==> flow/design.v (excerpt) <==
module signalProcess(clk, rst, SCK, MOSI, MISO, SSEL);
input clk;
input rst;
input SCK, SSEL, MOSI;
output MISO;
wire [7:0] dataByte;
wire [7:0] sendByte;
reg [7:0] compressedX [63:0];
reg [6:0] inputCounter;
wire byte_received;
reg signalReceived;
wire byteSent;
integer i;
integer j;
assign sendByte = compressedX[j[5:0]];
signalReceive srA(.clk(clk), .rst(rst), .SCK(SCK), .MOSI(MOSI), .byteReceived(byte_received), .dataByte(dataByte), .SSEL(SSEL));
always @(posedge clk)
begin 
  if(rst)
  begin
    i <= 0;
    inputCounter <= 7'b0000000;
  end
  else if(~signalReceived)
  begin
    if(byte_received)
    begin
      i <= i+1;
      inputCounter <= inputCounter + 7'b0000001; 
    end
  end
end
always @(posedge clk)
begin 
  if(~rst && ~signalReceived && byte_received && i >= 0 && i < 64)
    compressedX[i[5:0]] <= dataByte;
end
always @(posedge clk)
begin
  if(rst)
    signalReceived <= 1'b0;
  else
    signalReceived <= (inputCounter == 7'b1000000);
end
  ...
export LEC_CHECK = 0
export CAP_MARGIN = 20
export CORE_MARGIN = 2
export CORE_UTILIZATION = 67
export SLEW_MARGIN = 20
create_clock -name core_clock -period 14.3 [get_ports {clk}]
run.sh (not shown) runs the stock make flow with config.mk's settings and CLKGATE_MAP_FILE=.
The first run completed with no timing, DRC or antenna violations.
Rerun with:
CORE_UTILIZATION = 40   (was 67)
clock period = 10.0 ns   (was 14.3 ns; I/O delays follow)
Cell count went up by 17%.
Power grows by 49%.
Synthesized area stays the same.
Design area grows by 2.2%.
Non-clock buffer count decreases by 2.
Worst hold slack is worse by 0.0041 ns.


## build 17
The RTL this note starts from:
==> flow/design.v <==
`timescale 1ns / 1ps
module signalReceive(clk, rst, SCK, MOSI, byteReceived, dataByte, SSEL);
input clk;
input rst;
input SCK, SSEL, MOSI;
output byteReceived;
output [7:0] dataByte;
reg [2:0] bitcnt;
reg byte_received;   
reg [7:0] byte_data_received;
assign byteReceived = byte_received;
assign dataByte = byte_data_received;
reg [2:0] SCKr;  
reg [2:0] SSELr;  
reg [1:0] MOSIr; 
always @(posedge clk) 
begin
  if (rst)
    SCKr <= 3'b000;
  else
    SCKr <= {SCKr[1:0], SCK};
end
wire SCK_risingedge = (SCKr[2:1]==2'b01);   
wire SCK_fallingedge = (SCKr[2:1]==2'b10);   
always @(posedge clk) 
begin
  if (rst)
    SSELr <= 3'b111;
  else
    SSELr <= {SSELr[1:0], SSEL};
end
wire SSEL_active = ~SSELr[1];   
wire SSEL_startmessage = (SSELr[2:1]==2'b10);   
wire SSEL_endmessage = (SSELr[2:1]==2'b01);   
always @(posedge clk) 
begin
  MOSIr <= {MOSIr[0], MOSI};
end
wire MOSI_data = MOSIr[1];
always @(posedge clk)
begin
  if(rst)
  begin
    bitcnt <= 3'b000;
  end
  else if(~SSEL_active)
  begin
    bitcnt <= 3'b000;
  end
  else
  begin
    if(SCK_risingedge)
    begin
      bitcnt <= bitcnt + 3'b001;
      byte_data_received <= {byte_data_received[6:0], MOSI_data};
    end
  end
end
always @(posedge clk)
begin    
  if (rst)
    byte_received <= 1'b0;
  else
    byte_received <= SSEL_active && SCK_risingedge && (bitcnt==3'b111);
end 
endmodule
module sending(clk, rst, SCK, MISO, SSEL, data, signalReceived, byteSent);
input clk;
input rst;
input SCK;
output MISO;
input SSEL;
input [7:0] data;
input signalReceived;
output byteSent;
reg byte_sent;
assign byteSent = byte_sent;
reg [7:0] byte_data_sent;
reg byte_sent_2clk;
reg [2:0] cnt;
reg [2:0] SCKr;  
always @(posedge clk) 
begin
 if (rst)
   SCKr <= 3'b000;
 else
   SCKr <= {SCKr[1:0], SCK};
end
wire SCK_risingedge = (SCKr[2:1]==2'b01);   
wire SCK_fallingedge = (SCKr[2:1]==2'b10);   
reg [2:0] SSELr;  
always @(posedge clk) 
begin
  if (rst)
    SSELr <= 3'b111;
  else
    SSELr <= {SSELr[1:0], SSEL};
end
wire SSEL_active = ~SSELr[1];   
wire SSEL_startmessage = (SSELr[2:1]==2'b10);   
wire SSEL_endmessage = (SSELr[2:1]==2'b01);   
always @(posedge clk) 
begin
  if(rst)
  begin
    cnt <= 3'b000;
    byte_data_sent <= 8'h00;
  end
  else if(signalReceived)
  begin
    if(~SSEL_active) 
    begin
      cnt<=3'b000;   
    end
    else
    begin
      if(byte_sent_2clk)
      begin
        byte_data_sent <= data;
      end
      if(SCK_risingedge)
      begin
        cnt <= cnt + 3'b001;
        byte_data_sent <= {byte_data_sent[6:0], 1'b0};
      end
    end
  end
end
always @(posedge clk)
begin
  if(rst)
  begin
    byte_sent_2clk <= 1'b0;
    byte_sent <= 1'b0;
  end
  else if(signalReceived)
  begin
    if (byte_sent_2clk)
    begin
      byte_sent_2clk <= 1'b0;
    end
    if (byte_sent)
    begin
      byte_sent_2clk <= 1'b1;
      byte_sent <= SSEL_active && SCK_risingedge && (cnt==3'b111);
    end
    else
    begin
      byte_sent <= SSEL_active && SCK_risingedge && (cnt==3'b111);
    end
  end
end
assign MISO = byte_data_sent[7];   
endmodule
`timescale 1ns / 1ps
module signalProcess(clk, rst, SCK, MOSI, MISO, SSEL);
input clk;
input rst;
input SCK, SSEL, MOSI;
output MISO;
wire [7:0] dataByte;
wire [7:0] sendByte;
reg [7:0] compressedX [63:0];
reg [6:0] inputCounter;
wire byte_received;
reg signalReceived;
wire byteSent;
integer i;
integer j;
assign sendByte = compressedX[j[5:0]];
signalReceive srA(.clk(clk), .rst(rst), .SCK(SCK), .MOSI(MOSI), .byteReceived(byte_received), .dataByte(dataByte), .SSEL(SSEL));
always @(posedge clk)
begin 
  if(rst)
  begin
    i <= 0;
    inputCounter <= 7'b0000000;
  end
  else if(~signalReceived)
  begin
    if(byte_received)
    begin
      i <= i+1;
      inputCounter <= inputCounter + 7'b0000001; 
    end
  end
end
always @(posedge clk)
begin 
  if(~rst && ~signalReceived && byte_received && i >= 0 && i < 64)
    compressedX[i[5:0]] <= dataByte;
end
always @(posedge clk)
begin
  if(rst)
    signalReceived <= 1'b0;
  else
    signalReceived <= (inputCounter == 7'b1000000);
end
sending sB(.clk(clk), .rst(rst), .SCK(SCK), .MISO(MISO), .SSEL(SSEL), .data(sendByte), .signalReceived(signalReceived), .byteSent(byteSent));
always @(posedge clk)
begin
  if(rst)
    j <= -1;
  else if(signalReceived)
  begin
    if(byteSent)
    begin
      j <= j+1;
    end 
  end
end
endmodule
export LEC_CHECK = 0
export CAP_MARGIN = 35
export CELL_PAD_IN_SITES_DETAIL_PLACEMENT = 0
export CORE_MARGIN = 6
export CORE_UTILIZATION = 40
export CTS_CLUSTER_SIZE = 35
export GPL_ROUTABILITY_DRIVEN = 0
export HOLD_SLACK_MARGIN = 0.2
export PLACE_DENSITY = 0.53
export SETUP_SLACK_MARGIN = 0.48
export SLEW_MARGIN = 20
create_clock -name core_clock -period 4.96 [get_ports {clk}]
Inputs modified between build 17 and build 49:
Settings: CELL_PAD_IN_SITES_GLOBAL_PLACEMENT now 3, previously not set; MAX_ROUTING_LAYER now met4, previously not set; CORE_MARGIN now 4, was 6; CELL_PAD_IN_SITES_DETAIL_PLACEMENT now 2, was 0; ABC_AREA now 0, previously not set; the clock period (ns, I/O delays scaled along) now 2.62, was 4.96.
Results
Peak ir drop on the vdd network (build 49 vs. build 17) increases by more than 100%
As far as row count goes, build 49 and build 17 are indistinguishable; the numbers are identical.
Floorplan core density across build 49 and build 17: no real change.
From build 17 to build 49 the numbers moved as follows: final-layout clock-cell area share has increased; overall chip area -0.0020 mm2.
Setup changes, build 49 to build 39
Settings: CORE_MARGIN now 3, was 4; CORE_UTILIZATION now 16, was 40; CELL_PAD_IN_SITES_GLOBAL_PLACEMENT no longer set, was 3; TNS_END_PERCENT now 100, previously not set; CAP_MARGIN now 30, was 35; PLACE_DENSITY no longer set, was 0.53; MAX_ROUTING_LAYER no longer set, was met4; CELL_PAD_IN_SITES_DETAIL_PLACEMENT no longer set, was 2; HOLD_SLACK_MARGIN now 0.18, was 0.2; CTS_CLUSTER_SIZE no longer set, was 35; SETUP_SLACK_MARGIN now 0.17, was 0.48; the clock period (ns, I/O delays scaled along) now 3.1, was 2.62.
Results
Route | build 39 vs build 49 | wire shorter in build 39
Build 49 → build 39: power now sits lower, setup slack of the critical path after layout now sits lower, die span in y now sits higher, worst clock skew now sits at about the same level, fraction of area in clock buffers and inverters now sits lower.
Looking at worst setup path endpoint, the sB.byte_data_sent[2]$_SDFFE_PP0P_ result is from build 49; the sB.byte_data_sent[5]$_SDFFE_PP0P_ one comes from build 39.
Build 39 and build 49 ended up with nearly the same clock-pin slew on the worst setup and hold paths.
For build 58, these inputs were changed with respect to build 39:
Settings: CELL_PAD_IN_SITES_DETAIL_PLACEMENT: unset -> 2; CAP_MARGIN: 30 -> 40; HOLD_SLACK_MARGIN: 0.18 -> unset; ABC_AREA: 0 -> unset; SETUP_SLACK_MARGIN: 0.17 -> unset; TNS_END_PERCENT: 100 -> unset; CORE_UTILIZATION: 16 -> 40; CORE_MARGIN: 3 -> 6; GPL_ROUTABILITY_DRIVEN: 0 -> unset; the clock period (ns, I/O delays scaled along): 3.1 -> 10.0.
Notes after the runs:
Build 58 does better than build 39 on final hold slack. Of build 39 and build 58, the higher power belongs to build 39. Of the two values seen for top layer reached by signal wires, met5 was produced by build 58 and met4 by build 39. For the number of filler cells placed in the layout, build 58 came in about 66% lower than build 39 did. Power in the clock group down about 65% in build 58 wrt build 39. Summary of the comparison: violation count after the first detailed-route iteration is higher in build 58, relative to build 39. From build 39 to build 58 the numbers moved as follows: tightest slew margin relative to the limit decreased 5.9 points; final sequential cell count closely matched the old numbers. The critical path start-end classification comes out input pin to flop in one run and flop to flop in the other, namely in build 58 and build 39 respectively. The final layout from build 58, which completed every stage, passed the timing, DRC and antenna checks at the end of the flow.
The inputs of build 19 differ from those of build 58 as listed below.
Settings: CAP_MARGIN now 20, was 40; CORE_MARGIN now 2, was 6; CELL_PAD_IN_SITES_DETAIL_PLACEMENT no longer set, was 2; the clock period (ns, I/O delays scaled along) now 5.38, was 10.0.
==> comparison <==
Cmp build 19 vs build 58: post-placement setup slack lower in build 19. The lower fraction of met2 tracks used by global routing came out of build 19. Build 19 — maximum fanout encountered on the critical timing path 15 lower, build 58 as reference. A capture point of the worst path of compressedX[27][0]$_DFFE_PP_ is what build 58 shows, while compressedX[35][2]$_DFFE_PP_ belongs to build 19. When the final numbers for build 19 and build 58 were put side by side, the count of clock-buffer cells in the layout turned out to be smaller in build 19. Diff build 58 -> build 19: overall routing resource usage fell 5.2 points, via count fell 8.2%, flop share of the area rose 1.3 points, number of cells in the finished layout apart from fillers fell about 1%, total net switching power rose 68%.
Here is what was changed in the inputs of build 86 compared with build 19.
Settings: CORE_UTILIZATION: 40 -> 22; the clock period (ns, I/O delays scaled along): 5.38 -> 4.54.
## What came out
Diff build 19 -> build 86: global-route usage went down; power now larger; fraction of met3 tracks used by global routing now smaller; count of plain and timing-repair buffers in the layout shows an increase of 43.
No activity file was given, so power comes from the tool's default toggle rates.
